==> run K <==
==> flow/design.v <==
module divider(
    input logic [15:0]  dividend,
    output logic [15:0] quotient,
    output logic [15:0] remainder
);
    localparam logic[15:0] MAGIC = 16'h000047AF;
    logic [31:0]           temp;
    logic [31:0]           q;
    logic [15:0]           diff, t;
    assign temp = MAGIC * dividend[14:0];
    assign q = temp[31:16];
    assign diff = (dividend[14:0] - q) >> 1;
    assign t = diff + q;
    assign quotient = t >> 6;
    assign remainder[14:0] = dividend[14:0] - ((quotient << 6) + (quotient << 5) + (quotient << 2));
    assign remainder[15] = dividend[15];
endmodule
module input_circuit(
    input logic clk,
    input logic rst_n,
    input logic init_i,
    input logic stop_i,
    input logic [15:0] data_i,
    input logic valid_1,
    output logic ready_1,
    output logic [15:0] data_o,
    output logic valid_2,
    input  logic ready_2,
    output logic[15:0] total_num_turns_o
);
    logic[15:0] skid_buffer;
    logic       skid_buffer_empty;
    logic       r_init;
    logic       t1_done, t2_done;
    assign t1_done = ready_1 && valid_1;
    assign t2_done = ready_2 && valid_2;
    always_ff @(posedge clk) begin
        if(!rst_n) begin
            ready_1 <= 0;
        end
        else begin
            if(r_init)
              ready_1 <= !t1_done;
            else begin
                if(!stop_i) begin
                    if(skid_buffer_empty) begin
                        if((!valid_2) || t2_done)
                          ready_1 <= 1;
                        else ready_1 <= 0;
                    end else ready_1 <= 0;
                end
                else
                    ready_1 <= 0;
            end
        end
    end
    always_ff @(posedge clk) begin
        if(!rst_n) begin
            valid_2 <= 0;
        end
        else begin
            if(r_init)
              valid_2 <= 0;
            else begin
                if(t2_done) begin
                    if(skid_buffer_empty) begin
                        if(t1_done) begin
                            data_o <= data_i;
                            valid_2 <= 1;
                        end
                        else begin
                            valid_2 <= 0;
                        end
                    end
                    else begin
                        data_o <= skid_buffer;
                        valid_2 <= 1;
                    end
                end
                else if(!valid_2) begin
                    if(t1_done) begin
                        data_o <= data_i;
                        valid_2 <= 1;
                    end
                end
            end
        end
    end
    always_ff @(posedge clk) begin
        if(!rst_n) begin
            r_init <= 0;
            skid_buffer_empty <= 1;
        end
        else begin
            if(r_init) begin
                if(t1_done) begin
                    r_init <= 0;
                    total_num_turns_o <= data_i;
                end
            end
            else begin
                if(init_i)
                    r_init <= 1;
                if(t1_done && valid_2 && !t2_done) begin
                    skid_buffer <= data_i;
                    skid_buffer_empty <= 0;
                end
                else if(!t1_done && t2_done && !skid_buffer_empty) begin
                    skid_buffer_empty <= 1;
                end
            end
        end
    end
endmodule
module dial_solver(
        input logic [15:0] val,
        input logic        valid_i,
        input logic        clk,
        input logic        rst_n,
        input logic [15:0] full_turns,
        output logic       ready,
        output logic       valid,
        output logic [31:0] password
);
    logic signed[31:0] dial;
    logic signed[31:0] old_dial;
    logic [15:0] rval;
    typedef enum logic {
        LEFT = 0,
        RIGHT = 1
    } turn_t;
    typedef enum logic[2:0]{
        IDLE,
        READY,
        CHECK_TURN,
        R_END,
        L_END
    }state_t;
    logic turn;
    state_t state;
    assign turn = rval[15];
    always_ff @(posedge clk) begin
        if(!rst_n) begin
            ready <= 0;
            password <= 0;
            dial <= 50;
            state <= IDLE;
        end
        else begin
            unique case(state)
                IDLE: begin
                    ready <= 1;
                    state <= READY;
                end
                READY: begin
                    if(valid_i) begin
                      old_dial <= dial;
                      password <= password + full_turns;
                      rval <= val;
                      state <= CHECK_TURN;
                      ready <= 0;
                    end
                end
                CHECK_TURN: begin
                    if(turn == RIGHT) begin
                      dial <= dial + rval[14:0];
                      state <= R_END;
                    end
                    else begin
                      dial <= dial - rval[14:0];
                      state <= L_END;
                    end
                end
                R_END: begin
                    if(dial > 99) begin
                        dial <= dial - 100;
                        password <= password + 1;
                    end
                    state <= READY;
                    ready <= 1;
                end
                L_END: begin
                    if(dial < 0) begin
                      dial <= dial + 100;
                    end
                    if((dial < 0 || dial == 0) && old_dial != 0)
                        password <= password + 1;
                    state <= READY;
                    ready <= 1;
                end
            endcase
        end
    end
endmodule
module top(input logic [15:0]  data_i,
           input logic         valid_i,
           input logic         clk,
           input logic         rst_n,
           output logic        ready_o,
           output logic valid_o,
           output logic [31:0] password_o);
    logic [15:0] dividend;
    logic [15:0] quotient;
    logic [15:0] remainder;
    logic        init;
    logic        stop;
    logic [31:0] turns;
    logic        ready1;
    logic        valid2, ready2;
    logic        valid3;
    logic [15:0] cnt;
    logic [15:0] total_num_turns;
    typedef enum logic[2:0] {
        IDLE,
        CHECK_TOTAL_CNT,
        ACTIVE,
        WAIT1,
        WAIT2,
        DONE
    }state_t;
    state_t state;
    always_ff @(posedge clk) begin
        if(!rst_n) begin
            state <= IDLE;
            valid_o <= 0;
            init <= 1;
            stop <= 1;
            cnt <= 0;
        end
        else begin
            unique case(state)
                IDLE: begin
                    if(valid_i && ready_o) begin
                        init <= 0;
                        state <= CHECK_TOTAL_CNT;
                    end
                end
                CHECK_TOTAL_CNT: begin
                    if(cnt == total_num_turns) begin
                        state <= DONE;
                    end
                    else begin
                        state <= ACTIVE;
                        stop <= 0;
                        init <= 0;
                    end
                end
                ACTIVE:begin
                    if(ready_o && valid_i) begin
                        cnt <= cnt + 1;
                        if(cnt + 1 == total_num_turns) begin
                            state <= WAIT1;
                            stop <= 1;
                        end
                    end
                end
                WAIT1: begin
                    state <= WAIT2;
                end
                WAIT2: begin
                    if(ready2 && !valid2) begin
                        valid_o <= 1;
                        state <= DONE;
                    end
                end
                DONE:begin
                    valid_o <= 0;
                    stop <= 1;
                    init <= 1;
                    state <= IDLE;
                end
            endcase
        end
    end
    input_circuit ic (
        .clk (clk),
        .rst_n (rst_n),
        .data_i (data_i),
        .valid_1 (valid_i),
        .ready_1 (ready_o),
        .data_o (dividend),
        .valid_2 (valid2),
        .ready_2 (ready2),
        .total_num_turns_o (total_num_turns),
        .init_i (init),
        .stop_i (stop));
    divider d(.dividend (dividend),
              .quotient (quotient),
              .remainder (remainder));
    dial_solver ds(.val (remainder),
                  .valid_i (valid2),
                  .clk (clk),
                  .rst_n (rst_n),
                  .ready (ready2),
                  .valid (valid_3),
                  .password (password_o),
                  .full_turns (quotient));
endmodule
==> flow/run.sh <==
#!/bin/bash
# the make line also repeats each setting of config.mk as NAME=value (left out here)
make -C /OpenROAD-flow-scripts/flow DESIGN_CONFIG=/design/flow/config.mk WORK_HOME=/design/flow/orfs CLKGATE_MAP_FILE= finish
==> flow/config.mk <==
export PLATFORM = sky130hd
export DESIGN_NAME = top
export DESIGN_NICKNAME = top
export VERILOG_FILES = /design/flow/design.v
export SDC_FILE = /design/flow/constraint.sdc
export NUM_CORES = 4
export LEC_CHECK = 0
export ABC_AREA = 1
export CAP_MARGIN = 35
export CELL_PAD_IN_SITES_DETAIL_PLACEMENT = 1
export CELL_PAD_IN_SITES_GLOBAL_PLACEMENT = 2
export CORE_MARGIN = 2
export CORE_UTILIZATION = 35
export CTS_CLUSTER_DIAMETER = 299
export GPL_ROUTABILITY_DRIVEN = 0
export HOLD_SLACK_MARGIN = 0.11
export MAX_ROUTING_LAYER = met4
export PLACE_DENSITY = 0.6
export SLEW_MARGIN = 20
==> flow/constraint.sdc <==
create_clock -name core_clock -period 9.56 [get_ports {clk}]
set_input_delay 1.9120 -clock core_clock [delete_from_list [all_inputs] [get_ports {clk}]]
set_output_delay 1.9120 -clock core_clock [all_outputs]
set_load 0.01 [all_outputs]
==> run D: changes against run K <==
Settings changed: ABC_AREA 1 to default, CAP_MARGIN 35 to 5, CELL_PAD_IN_SITES_DETAIL_PLACEMENT 1 to default, CELL_PAD_IN_SITES_GLOBAL_PLACEMENT 2 to default, CORE_UTILIZATION 35 to 46, CTS_CLUSTER_DIAMETER 299 to 278, CTS_CLUSTER_SIZE from default to 11, GPL_ROUTABILITY_DRIVEN 0 to default, HOLD_SLACK_MARGIN 0.11 to default, PLACE_DENSITY 0.6 to 0.57, SLEW_MARGIN 20 to 30, TNS_END_PERCENT from default to 95.
==> flow/constraint.sdc (replaced) <==
create_clock -name core_clock -period 16.1 [get_ports {clk}]
set_input_delay 3.2200 -clock core_clock [delete_from_list [all_inputs] [get_ports {clk}]]
set_output_delay 3.2200 -clock core_clock [all_outputs]
set_load 0.01 [all_outputs]
==> run A: changes against run K <==
Settings changed: ABC_AREA 1 to default, CAP_MARGIN 35 to 20, CELL_PAD_IN_SITES_DETAIL_PLACEMENT 1 to default, CELL_PAD_IN_SITES_GLOBAL_PLACEMENT 2 to default, CORE_ASPECT_RATIO from default to 0.5, CORE_UTILIZATION 35 to 40, CTS_CLUSTER_DIAMETER 299 to 390, CTS_CLUSTER_SIZE from default to 91, GPL_ROUTABILITY_DRIVEN 0 to default, HOLD_SLACK_MARGIN 0.11 to -0.06, MAX_ROUTING_LAYER met4 to default, PLACE_DENSITY 0.6 to default, TNS_END_PERCENT from default to 15.
==> flow/constraint.sdc (replaced) <==
create_clock -name core_clock -period 13.0 [get_ports {clk}]
set_input_delay 2.6000 -clock core_clock [delete_from_list [all_inputs] [get_ports {clk}]]
set_output_delay 2.6000 -clock core_clock [all_outputs]
set_load 0.01 [all_outputs]
==> impl_metrics.py <==
# Flow results
metrics = {
    "setup_path": {
        "worstPathArrival_ns": 12.44,
        "cp_num_cells": 49,
    },
    "final_timing": {
        "tightest_slew_ns": 0.9497,
        "setup-tns-final_ns": 0,
    },
    "status": {
        "outcome": "finished clean",
    },
    "detailed_routing": {
        "wl_per_cell_um": 16.23,
    },
    "placement": {
        "placed_cells": 2640,
    },
    "global_routing": {
        "use_met3_pct": 2.192,
    },
    "cts": {
        "cts.clk_slew.worst_paths_ns": 0.08,
    },
    "die": {
        "die_y_um": 154.6,
    },
    "job": {
        "warning_count": 33,
    },
}
[end of results for run A]
==> impl_metrics.py <==
# Flow results
metrics = {
    "detailed_routing": {
        "wl_per_cell_um": 17.86,
    },
    "setup_path": {
        "cp_num_cells": 63,
    },
    "final_timing": {
        "setup_viol": 10,
        "setup_slack_ns": -0.4403,
    },
    "cts": {
        "cts.clk_slew.worst_paths_ns": 0.09,
    },
    "die": {
        "die_y_um": 236.5,
    },
    "status": {
        "outcome": "complete, but fails checks",
        "failed_checks": "setup timing",
    },
    "job": {
        "warning_count": 38,
    },
    "global_routing": {
        "use_met3_pct": 1.714,
    },
}
[end of results for run K]
==> impl_metrics.py <==
# Flow results
metrics = {
    "setup_path": {
        "cp_num_cells": 49,
        "worstPathArrival_ns": 13.85,
    },
    "job": {
        "warning_count": 33,
    },
    "final_timing": {
        "setup-tns-final_ns": 0,
    },
    "status": {
        "outcome": "finished clean",
    },
    "placement": {
        "placed_cells": 2544,
    },
    "global_routing": {
        "use_met3_pct": 2.376,
    },
}
[end of results for run D]


==> 11-06: inputs <==
Starts from the design.v that is shown in full above.
clock: 13.0 ns
lec_check: 0
cap_margin: 20
core_margin: 2
core_utilization: 46
gpl_routability_driven: 0
slew_margin: 20
run.sh (not shown) runs the stock make flow with config.mk's settings and CLKGATE_MAP_FILE=.
==> inputs of 08-26, as changes to 11-06 <==
- CAP_MARGIN: 20 -> 15
- CELL_PAD_IN_SITES_GLOBAL_PLACEMENT: unset -> 3
- CORE_ASPECT_RATIO: unset -> 0.93
- CORE_MARGIN: 2 -> 4
- CTS_CLUSTER_DIAMETER: unset -> 279
- CTS_CLUSTER_SIZE: unset -> 99
- GPL_ROUTABILITY_DRIVEN: 0 -> 1
- GPL_TIMING_DRIVEN: unset -> 0
- MAX_ROUTING_LAYER: unset -> met4
- MIN_ROUTING_LAYER: unset -> met1
==> inputs of 02-14, as changes to 11-06 <==
- CORE_UTILIZATION: 46 -> 72
- CTS_CLUSTER_SIZE: unset -> 32
- GPL_ROUTABILITY_DRIVEN: 0 -> unset
- PLACE_DENSITY_LB_ADDON: unset -> 0.0
- SETUP_SLACK_MARGIN: unset -> 1.3
==> flow/constraint.sdc (replaced) <==
create_clock -name core_clock -period 10.4 [get_ports {clk}]
set_input_delay 2.0800 -clock core_clock [delete_from_list [all_inputs] [get_ports {clk}]]
set_output_delay 2.0800 -clock core_clock [all_outputs]
set_load 0.01 [all_outputs]
==> inputs of 01-05, as changes to 11-06 <==
- ABC_AREA: unset -> 1
- CAP_MARGIN: 20 -> 40
- CORE_UTILIZATION: 46 -> 72
- CTS_CLUSTER_DIAMETER: unset -> 365
- CTS_CLUSTER_SIZE: unset -> 10
- GPL_ROUTABILITY_DRIVEN: 0 -> unset
- PLACE_DENSITY: unset -> 0.37
==> flow/constraint.sdc (replaced) <==
create_clock -name core_clock -period 6.56 [get_ports {clk}]
set_input_delay 1.3120 -clock core_clock [delete_from_list [all_inputs] [get_ports {clk}]]
set_output_delay 1.3120 -clock core_clock [all_outputs]
set_load 0.01 [all_outputs]
==> comparison table <==
item	02-14	01-05	08-26	11-06
Status	finished with violations	did not finish	timing/DRC/antenna clean	timing/DRC/antenna clean
Failing step	-	5_1_grt	-	-
Reasons for failing layout checks	negative setup slack	-	-	-
Non-clock buffer share of cell area	12.54%	-	5.273%	4.109%
Count of plain and timing-repair buffers in the layout	345	-	149	92
Instance count of the mapped netlist	2014	2497	2014	2014
AO/OA Area Share	17.12%	12.84%	17.12%	17.12%
Cell count after placement	2590	3179	2566	2561
Setup Total Neg Slack	-53.48 ns	-	0 ns	0 ns
Total of clock buffers placed in the layout	18	-	18	19
R2r worst-path depth	46	-	51	49
Cell area after layout	22480 µm²	-	20410 µm²	20160 µm²
Highest fanout seen on the critical path	9	-	4	5
Mean post-synth cell area	9.012 µm²	7.575 µm²	9.012 µm²	9.012 µm²
Overall die width	162.8 µm	166.1 µm	214.0 µm	202.6 µm
Endpoint with the worst hold slack	state[1]	-	state[1]	ds.rval[15]
Number of fill cells	1037	-	3618	3638
Post-route antenna net violation count	0	-	0	0
Highest clock rate	76.83 MHz	-	80.30 MHz	80.99 MHz
Class of the most critical setup path	register to register	-	register to register	register to register
Cell type taking the most area	combinational gates	-	combinational gates	combinational gates
Average routed wire per standard cell	25.19 µm	-	19.05 µm	17.00 µm
Multi-input logic cell count	1572	-	1572	1572
Setup slack after layout	-2.616 ns	-	0.5473 ns	0.6524 ns


==> v4 <==
// top: RTL as listed in full above, without the edits since
clock: 8.75 ns
lec_check: 0
cap_margin: 20
core_margin: 2
core_utilization: 72
cts_cluster_diameter: 331
cts_cluster_size: 39
hold_slack_margin: -0.1
max_routing_layer: met5
place_density: 0.65
setup_slack_margin: -0.61
slew_margin: 40
tns_end_percent: 75
==> v2: changes against v4 <==
Settings changed: ABC_AREA set to 1, CORE_ASPECT_RATIO set to 0.5, CTS_CLUSTER_DIAMETER 331 to 278, CTS_CLUSTER_SIZE 39 to 37, HOLD_SLACK_MARGIN -0.1 to not set, MAX_ROUTING_LAYER met5 to met4, PLACE_DENSITY 0.65 to not set, PLACE_DENSITY_LB_ADDON set to 0.28, SETUP_SLACK_MARGIN -0.61 to not set, SLEW_MARGIN 40 to 5.
==> flow/constraint.sdc (replaced) <==
create_clock -name core_clock -period 9.49 [get_ports {clk}]
set_input_delay 1.8980 -clock core_clock [delete_from_list [all_inputs] [get_ports {clk}]]
set_output_delay 1.8980 -clock core_clock [all_outputs]
set_load 0.01 [all_outputs]
==> v11: changes against v4 <==
Settings changed: CORE_UTILIZATION 72 to 40, CTS_CLUSTER_DIAMETER 331 to not set, CTS_CLUSTER_SIZE 39 to not set, HOLD_SLACK_MARGIN -0.1 to not set, MAX_ROUTING_LAYER met5 to not set, PLACE_DENSITY 0.65 to 0.6, SETUP_SLACK_MARGIN -0.61 to not set, SLEW_MARGIN 40 to 20, TNS_END_PERCENT 75 to not set.
==> flow/constraint.sdc (replaced) <==
create_clock -name core_clock -period 12.6 [get_ports {clk}]
set_input_delay 2.5200 -clock core_clock [delete_from_list [all_inputs] [get_ports {clk}]]
set_output_delay 2.5200 -clock core_clock [all_outputs]
set_load 0.01 [all_outputs]
==> flow_results.org <==
* Implementation run

** Yosys
- In this run the cell area of the synthesized design comes to 18900 um2.
- Looking at the gate-level netlist, the highest instance count belongs to nand2_1.

** Status
- The tool reported: "[ERROR GRT-0116] Global routing finished with congestion. Check the congestion regions in the DRC Viewer".
- Failing step :: global routing
- Status :: aborted with a tool error

** Die
- Vertical die size :: 119 um

** Placed design
- Post-Place Cell Area :: 21800 um2
- The HPWL after detailed placement is 46200 um.
(the above is from v2)
==> flow_results.org <==
#+TITLE: Physical design notes

** Placed design
- Detailed Place HPWL :: 38500 um
- Post-Place Cell Area :: 21200 um2

** Worst setup path
- The critical path in this run is classified as reg2reg.

** Timing
- The final timing report counts setup violations totalling 45.
- In the final report, the number of hold violations comes to 0.
- Final worst slack :: -4290 ps

** Die
- Vertical die size :: 163 um

** Yosys
- Most common cell in the netlist :: ha_1
- Post-synthesis instance area :: 18200 um2

** Status
- The flow ran to the end, but the layout failed its checks.
- The checks that failed were negative setup slack.
(the above is from v4)
==> flow_results.org <==
#+TITLE: Physical design notes

** Status
- Status :: timing/DRC/antenna clean

** Placed design
- Detailed Place HPWL :: 34300 um
- Detailed placement reports a standard cell area of 19500 um2.

** Die
- Vertical die size :: 217 um
- The die covers 47100 um2.

** Min path
- For the worst min-delay path, the startpoint reported by OpenROAD is state[5].

** Yosys
- The mapped netlist covers 18200 um2.
- Yosys reports that the leading cell type by area covers 15.9% of the netlist area.
- Most common cell in the netlist :: ha_1

** Worst setup path
- STA classifies the critical path endpoint as a flip-flop.
- By startpoint and endpoint, the worst setup path is classified as reg2reg.

** Timing
- Timing would allow up to 0.0831 GHz.

** Route
- First DRT Iteration DRCs :: 841

** Final layout
- Fin util :: 45.2%
- After layout the signal buffers, clock cells excluded, come to 4.60% of cell area.
(the above is from v11)
